## router_top
module router_top(input clock, resetn, read_enb_0, read_enb_1, read_enb_2, pkt_valid,
                  input [7:0] data_in, output [7:0] data_out_0, data_out_1, data_out_2,
                  output valid_out_0, valid_out_1, valid_out_2, error, busy);
Size: roughly 2000 cells after synthesis, ~850 flip-flops, about 43 I/O pins, ~34000 sq um of cells after synthesis.
clock: 2.22 ns
lec_check: 0
cap_margin: 25
cell_pad_in_sites_global_placement: 1
core_margin: 2
core_utilization: 40
cts_cluster_diameter: 174
gpl_routability_driven: 1
place_density_lb_addon: 0.3
slew_margin: 5
run.sh (not shown) runs the stock make flow with config.mk's settings and CLKGATE_MAP_FILE=.
The baseline produced a layout that fails on negative setup slack.
Edit:
==> flow/config.mk (replaced) <==
export PLATFORM = sky130hd
export DESIGN_NAME = router_top
export DESIGN_NICKNAME = router_top
export VERILOG_FILES = /design/flow/design.v
export SDC_FILE = /design/flow/constraint.sdc
export NUM_CORES = 4
export LEC_CHECK = 0
export CAP_MARGIN = 20
export CORE_MARGIN = 2
export CORE_UTILIZATION = 55
export PLACE_DENSITY_LB_ADDON = 0.0
export SLEW_MARGIN = 20
==> flow/constraint.sdc (replaced) <==
create_clock -name core_clock -period 3.49 [get_ports {clock}]
set_input_delay 0.6980 -clock core_clock [delete_from_list [all_inputs] [get_ports {clock}]]
set_output_delay 0.6980 -clock core_clock [all_outputs]
set_load 0.01 [all_outputs]
Result: The changed run finished clean; register-to-register slack gains 0.66 ns; clock skew shrinks by 0.013 ns; worst setup slack improves by 0.49 ns; core utilization came out higher by 12 points; sequential power fell by about 36%.
Edit:
--- a/flow/config.mk
+++ b/flow/config.mk
@@ -11 +11 @@
-export PLACE_DENSITY_LB_ADDON = 0.0
+export HOLD_SLACK_MARGIN = 0.29
@@ -12,0 +13 @@
+export TNS_END_PERCENT = 5
==> flow/constraint.sdc (replaced) <==
create_clock -name core_clock -period 5.0 [get_ports {clock}]
set_input_delay 1.0000 -clock core_clock [delete_from_list [all_inputs] [get_ports {clock}]]
set_output_delay 1.0000 -clock core_clock [all_outputs]
set_load 0.01 [all_outputs]
Area after synthesis does not change. Via count fell by 1.1%. Power fell by 30%.


Starting RTL as in the previous note.
clock: 2.35 ns
lec_check: 0
abc_area: 0
cap_margin: 20
core_margin: 2
core_utilization: 68
cts_cluster_diameter: 378
gpl_timing_driven: 1
hold_slack_margin: 0.19
max_routing_layer: met4
min_routing_layer: met1
place_density_lb_addon: 0.12
setup_slack_margin: 0.25
slew_margin: 20
tns_end_percent: 5
The baseline completed, yet does not pass: negative setup slack.
Next try:
ABC_AREA = 1   (was 0)
CORE_UTILIZATION = 55   (was 68)
CTS_CLUSTER_DIAMETER = 255   (was 378)
GPL_TIMING_DRIVEN = not set   (was 1)
HOLD_SLACK_MARGIN = 0.29   (was 0.19)
MAX_ROUTING_LAYER = not set   (was met4)
MIN_ROUTING_LAYER = not set   (was met1)
PLACE_DENSITY_LB_ADDON = not set   (was 0.12)
SETUP_SLACK_MARGIN = not set   (was 0.25)
clock period = 2.66 ns   (was 2.35 ns; I/O delays follow)
Result: The changed run completed without violations. Via count rises by 18%. Setup slack gains 200 ps. Power falls by 13%. Wire length rises by 0.80%. Global-route usage falls by 7.8 points.
Next try:
ABC_AREA = not set   (was 1)
CORE_UTILIZATION = 72   (was 55)
CTS_CLUSTER_DIAMETER = not set   (was 255)
CTS_CLUSTER_SIZE = 14   (was not set)
HOLD_SLACK_MARGIN = not set   (was 0.29)
SETUP_SLACK_MARGIN = -0.2   (was not set)
TNS_END_PERCENT = not set   (was 5)
clock period = 2.08 ns   (was 2.66 ns; I/O delays follow)
Result:
- The changed run produced a layout that fails on negative setup slack
- total power came out higher by 39%
- clock-buffer cell count came out lower by 12
- final area came out higher by 4.6%
- first-iteration DRC count came out higher by 63%
- worst setup slack gets worse by 700 ps
- combinational power came out higher by 68%
- clock skew came out higher by 5.8 ps
- global-route usage came out higher by 13 points
- sequential share of layout area came out lower by 2.5 points
Next try:
CTS_CLUSTER_SIZE = not set   (was 14)
PLACE_DENSITY_LB_ADDON = 0.0   (was not set)
SETUP_SLACK_MARGIN = 0.86   (was -0.2)
clock period = 2.98 ns   (was 2.08 ns; I/O delays follow)
With this change the flow ran to the end with no violations.
Area after synthesis stays the same.
Synthesized cell count is unchanged.
Final area grows by about 2.3%.
Non-clock buffer count came out lower by 66.
Combinational power went down by about 22%.
Hold slack gets better by 35 ps.
Total power came out lower by 28%.
Die area stays the same.
Routed wire length rose by 12%.
Next try:
CORE_UTILIZATION = 24   (was 72)
PLACE_DENSITY_LB_ADDON = not set   (was 0.0)
SETUP_SLACK_MARGIN = not set   (was 0.86)
clock period = 5.8 ns   (was 2.98 ns; I/O delays follow)
Wire length fell by 36%. Setup slack gets better by 1200 ps. Via count fell by 25%. Area after synthesis stays the same. Core utilization fell by 64 points. Synthesized cell count stays the same. Sequential share of layout area rose by 5.5 points.
Next try:
CORE_UTILIZATION = 72   (was 24)
CTS_CLUSTER_SIZE = 72   (was not set)
PLACE_DENSITY_LB_ADDON = 0.0   (was not set)
SETUP_SLACK_MARGIN = 0.66   (was not set)
clock period = 2.23 ns   (was 5.8 ns; I/O delays follow)
Now the flow completed, yet does not pass: negative setup slack.
Critical path depth rose by 3.
Die area fell by well over a third.
Final area rose by roughly a tenth.
Total power rose to 3.1 times its value.
Sequential cell count stays the same.
Clock skew stays flat.
Utilization rose by 66 points.
Area after synthesis is unchanged.
Wire length rose by well over a third.
Setup slack got worse by 2000 ps.


## run A
Starting RTL as in the previous note.
export LEC_CHECK = 0
export CAP_MARGIN = 20
export CORE_MARGIN = 2
export CORE_UTILIZATION = 72
export CTS_CLUSTER_SIZE = 14
export PLACE_DENSITY_LB_ADDON = 0.05
export SETUP_SLACK_MARGIN = 0.73
export SLEW_MARGIN = 20
create_clock -name core_clock -period 2.87 [get_ports {clock}]
Run A -> stages 100% | layout checks FAIL | setup timing
--- input diff run A..run B ---
- PLACE_DENSITY_LB_ADDON no longer set, was 0.05
- PLACE_DENSITY now 0.37, previously not set
- CTS_CLUSTER_SIZE no longer set, was 14
- SETUP_SLACK_MARGIN now -0.16, was 0.73
- the clock period (ns, I/O delays scaled along) now 2.08, was 2.87
Notes after the runs:
Final instance count without filler cells: run A and run B compared, lower one is run A. Aggregate routed wire length: run B < run A. Compared with run A, run B shows worst-case setup margin in the final layout lower by 130 ps. Going from run A to run B, sequential power saw an increase, routing usage on met2 saw an increase, global routing usage summed across all routing layers saw an increase. Ran to the end and failed final checks on setup timing: run B.
#### Input delta (run C over run B)
- removing PLACE_DENSITY (formerly 0.37)
- removing SETUP_SLACK_MARGIN (formerly -0.16)
- changing CORE_UTILIZATION from 72 to 40
- changing the clock period (ns, I/O delays scaled along) from 2.08 to 3.75
## What came out
- Core utilization was higher in the run labelled run B.
- Every stage of the flow completed for run C, and the final layout passed the timing, design-rule and antenna checks.
- [run B] flow finished | final checks: failed | reasons: setup timing
- The power in run C is 0.49 times that in run B.
- Summary of the comparison: proportion of power drawn by the clock network is higher in run C, relative to run B.
- All-layer global routing usage for run C: 22 points down relative to run B
- Classification of the worst setup path = flop to flop: run B; classification of the worst setup path = flop to output pin: run C


lane 1:
Starting RTL as in the previous note.
clock: 5.75 ns
lec_check: 0
cap_margin: 20
cell_pad_in_sites_detail_placement: 2
core_aspect_ratio: 1.35
core_margin: 3
core_utilization: 72
cts_cluster_size: 21
gpl_timing_driven: 1
hold_slack_margin: -0.07
max_routing_layer: met4
min_routing_layer: met2
place_density_lb_addon: 0.12
setup_slack_margin: -0.15
slew_margin: 20
Lane 1 did not finish: a tool error stopped it during 3_5_place_dp.
Changes in lane 2 relative to lane 1:
==> flow/config.mk <==
export PLATFORM = sky130hd
export DESIGN_NAME = router_top
export DESIGN_NICKNAME = router_top
export VERILOG_FILES = /design/flow/design.v
export SDC_FILE = /design/flow/constraint.sdc
export NUM_CORES = 4
export LEC_CHECK = 0
export CAP_MARGIN = 20
export CELL_PAD_IN_SITES_DETAIL_PLACEMENT = 2
export CORE_ASPECT_RATIO = 1.35
export CORE_MARGIN = 2
export CORE_UTILIZATION = 40
export CTS_CLUSTER_SIZE = 38
export GPL_TIMING_DRIVEN = 0
export MAX_ROUTING_LAYER = met4
export SLEW_MARGIN = 20
==> flow/constraint.sdc <==
create_clock -name core_clock -period 5.0 [get_ports {clock}]
set_input_delay 1.0000 -clock core_clock [delete_from_list [all_inputs] [get_ports {clock}]]
set_output_delay 1.0000 -clock core_clock [all_outputs]
set_load 0.01 [all_outputs]
==> comparison <==
- Lane 2: PASS, flow complete, no timing, DRC or antenna violations
- Diff lane 1 -> lane 2: count of mapped cells out of synthesis saw little to no change, cell row count now sits higher, weighted congestion at the end of routability-driven global placement went down, overall die width increased 32%, core box area moved up.
- Taking lane 1 as the reference point, the floorplan-stage core utilization of lane 2 falls by 33 points.
- Lane 2 does worse than lane 1 on total die area.
Edits applied to the flow inputs when going from lane 2 to lane 3:
==> flow/config.mk <==
export PLATFORM = sky130hd
export DESIGN_NAME = router_top
export DESIGN_NICKNAME = router_top
export VERILOG_FILES = /design/flow/design.v
export SDC_FILE = /design/flow/constraint.sdc
export NUM_CORES = 4
export LEC_CHECK = 0
export CAP_MARGIN = 20
export CORE_MARGIN = 2
export CORE_UTILIZATION = 16
export SLEW_MARGIN = 20
==> flow/constraint.sdc <==
create_clock -name core_clock -period 3.75 [get_ports {clock}]
set_input_delay 0.7500 -clock core_clock [delete_from_list [all_inputs] [get_ports {clock}]]
set_output_delay 0.7500 -clock core_clock [all_outputs]
set_load 0.01 [all_outputs]
Lane 3: area inside the core boundary is about 150% higher than what lane 2 reported.
Taking lane 2 as the reference, in lane 3 routed length per instance dropped 50%, design internal power up 32%.
Changes observed in lane 3 relative to lane 2: post-synthesis compound-gate area fraction neither gained nor lost much, final cell count picked up an extra 1712, largest vdd supply drop picked up an extra 0.000087 V, area after synthesis neither gained nor lost much.
## Diff of input files: lane 4 against lane 3
diff --git a/flow/config.mk b/flow/config.mk
--- a/flow/config.mk
+++ b/flow/config.mk
@@ -7,5 +7,8 @@
 export LEC_CHECK = 0
 export CAP_MARGIN = 20
+export CORE_ASPECT_RATIO = 0.5
 export CORE_MARGIN = 2
-export CORE_UTILIZATION = 16
+export CORE_UTILIZATION = 62
+export PLACE_DENSITY_LB_ADDON = 0.0
 export SLEW_MARGIN = 20
+export TNS_END_PERCENT = 10
==> flow/constraint.sdc <==
create_clock -name core_clock -period 3.49 [get_ports {clock}]
set_input_delay 0.6980 -clock core_clock [delete_from_list [all_inputs] [get_ports {clock}]]
set_output_delay 0.6980 -clock core_clock [all_outputs]
set_load 0.01 [all_outputs]
[summary]
Compared with lane 3, lane 4 shows a lower worst path buffer plus inverter count. Diff lane 3 -> lane 4 | final clock period utilization by the worst path | increase of 5.2 points. From lane 3 to lane 4 the numbers moved as follows: design area shows a reduction of 7.9%, overall fraction of global-route tracks in use shows an increase of 18 points. Higher total power was reported by lane 3, not lane 4. Lane 4 against lane 3; half-perimeter wire length of the detailed placement result is down by more than 10%. Lane 4 vs lane 3, instance count: lane 4 lower. [lane 4] combinational group share of total power rose 1.2 points relative to lane 3. Lane 4: buffer count excluding the clock tree in the final layout is 17 higher than what lane 3 reported.
Input-level comparison between lane 5 and lane 4:
diff --git a/flow/config.mk b/flow/config.mk
--- a/flow/config.mk
+++ b/flow/config.mk
@@ -7,8 +7,6 @@
 export LEC_CHECK = 0
 export CAP_MARGIN = 20
-export CORE_ASPECT_RATIO = 0.5
 export CORE_MARGIN = 2
-export CORE_UTILIZATION = 62
-export PLACE_DENSITY_LB_ADDON = 0.0
+export CORE_UTILIZATION = 72
+export SETUP_SLACK_MARGIN = -0.16
 export SLEW_MARGIN = 20
-export TNS_END_PERCENT = 10
==> flow/constraint.sdc <==
create_clock -name core_clock -period 2.08 [get_ports {clock}]
set_input_delay 0.4160 -clock core_clock [delete_from_list [all_inputs] [get_ports {clock}]]
set_output_delay 0.4160 -clock core_clock [all_outputs]
set_load 0.01 [all_outputs]
Notes after the runs:
Every stage of lane 5 finished as expected; the final checks, on the other hand, flagged setup timing, which means the layout fails. Setup total negative slack (higher): lane 4. Summary of lane 5 over lane 4: met3 track utilization from global routing went up 3.5 points, worst supply voltage drop on vdd went up about 200%. The total number of tap cells reported for lane 5 is smaller than that of lane 4 by 17%. Compared with lane 4, in lane 5 die boundary height higher; final instance area higher.


## oak
Starting RTL as in the previous note.
==> flow/config.mk <==
export PLATFORM = sky130hd
export DESIGN_NAME = router_top
export DESIGN_NICKNAME = router_top
export VERILOG_FILES = /design/flow/design.v
export SDC_FILE = /design/flow/constraint.sdc
export NUM_CORES = 4
export LEC_CHECK = 0
export CAP_MARGIN = 20
export CELL_PAD_IN_SITES_DETAIL_PLACEMENT = 2
export CORE_ASPECT_RATIO = 1.35
export CORE_MARGIN = 2
export CORE_UTILIZATION = 72
export CTS_CLUSTER_SIZE = 21
export GPL_TIMING_DRIVEN = 0
export MAX_ROUTING_LAYER = met4
export MIN_ROUTING_LAYER = met2
export PLACE_DENSITY_LB_ADDON = 0.12
export SETUP_SLACK_MARGIN = -0.15
export SLEW_MARGIN = 20
==> flow/constraint.sdc <==
create_clock -name core_clock -period 5.75 [get_ports {clock}]
set_input_delay 1.1500 -clock core_clock [delete_from_list [all_inputs] [get_ports {clock}]]
set_output_delay 1.1500 -clock core_clock [all_outputs]
set_load 0.01 [all_outputs]
oak did not finish: a tool error stopped it during detailed placement.
Input-level comparison between pine and oak:
==> flow/config.mk <==
export PLATFORM = sky130hd
export DESIGN_NAME = router_top
export DESIGN_NICKNAME = router_top
export VERILOG_FILES = /design/flow/design.v
export SDC_FILE = /design/flow/constraint.sdc
export NUM_CORES = 4
export LEC_CHECK = 0
export CAP_MARGIN = 20
export CORE_MARGIN = 2
export CORE_UTILIZATION = 70
export SETUP_SLACK_MARGIN = -0.16
export SLEW_MARGIN = 20
==> flow/constraint.sdc <==
create_clock -name core_clock -period 2.08 [get_ports {clock}]
set_input_delay 0.4160 -clock core_clock [delete_from_list [all_inputs] [get_ports {clock}]]
set_output_delay 0.4160 -clock core_clock [all_outputs]
set_load 0.01 [all_outputs]
==> results <==
Final checks on pine, whose flow otherwise completed, came back failing, citing negative setup slack.
Floorplan check, pine vs oak: die outline larger in pine
As far as multiplexer share of the synthesized area goes, oak and pine are indistinguishable; the numbers are identical.
Against oak as the reference, pine delivers a lower initial cell density of the core.
The inputs of birch differ from those of pine as listed below.
diff --git a/flow/config.mk b/flow/config.mk
--- a/flow/config.mk
+++ b/flow/config.mk
@@ -9,3 +9,5 @@
 export CORE_MARGIN = 2
-export CORE_UTILIZATION = 70
+export CORE_UTILIZATION = 72
+export CTS_CLUSTER_SIZE = 69
+export PLACE_DENSITY_LB_ADDON = 0.0
 export SETUP_SLACK_MARGIN = -0.16
Results
- Final checks on birch, whose flow otherwise completed, came back failing, citing negative setup slack.
- Overall power, birch and pine, lower one = pine.
- In terms of post-synthesis share of cell area spent on xor and xnor gates, pine and birch differ only marginally.
- On power of the combinational group: between birch and pine, it ends up lower for pine.
Input-level comparison between maple and birch:
==> flow/config.mk <==
export PLATFORM = sky130hd
export DESIGN_NAME = router_top
export DESIGN_NICKNAME = router_top
export VERILOG_FILES = /design/flow/design.v
export SDC_FILE = /design/flow/constraint.sdc
export NUM_CORES = 4
export LEC_CHECK = 0
export CAP_MARGIN = 20
export CELL_PAD_IN_SITES_DETAIL_PLACEMENT = 0
export CELL_PAD_IN_SITES_GLOBAL_PLACEMENT = 0
export CORE_MARGIN = 2
export CORE_UTILIZATION = 70
export CTS_CLUSTER_DIAMETER = 393
export CTS_CLUSTER_SIZE = 22
export GPL_ROUTABILITY_DRIVEN = 0
export SETUP_SLACK_MARGIN = 0.55
export SLEW_MARGIN = 40
==> results <==
Against birch, maple reports a required time of the critical path that is lower. maple: clock latency on the worst-skew pair 0.03 ns below birch. Wire length on met3 shrinks by more than 10% when moving from birch to maple. The final reports for maple and birch show post-route minimum period higher in the former. In maple, the met3 track demand over resource came out 2.3 points below the value in birch. Every stage of maple finished as expected; the final checks, on the other hand, flagged negative setup slack, which means the layout fails. Looking at aggregate global-route resource usage, maple sits 5.4 points lower than birch does. [maple] via count fell 1486 relative to birch. In the flow results for maple and birch, the instance count along the most critical hold path is larger on birch.
Power is estimated from default activity; no workload was simulated.
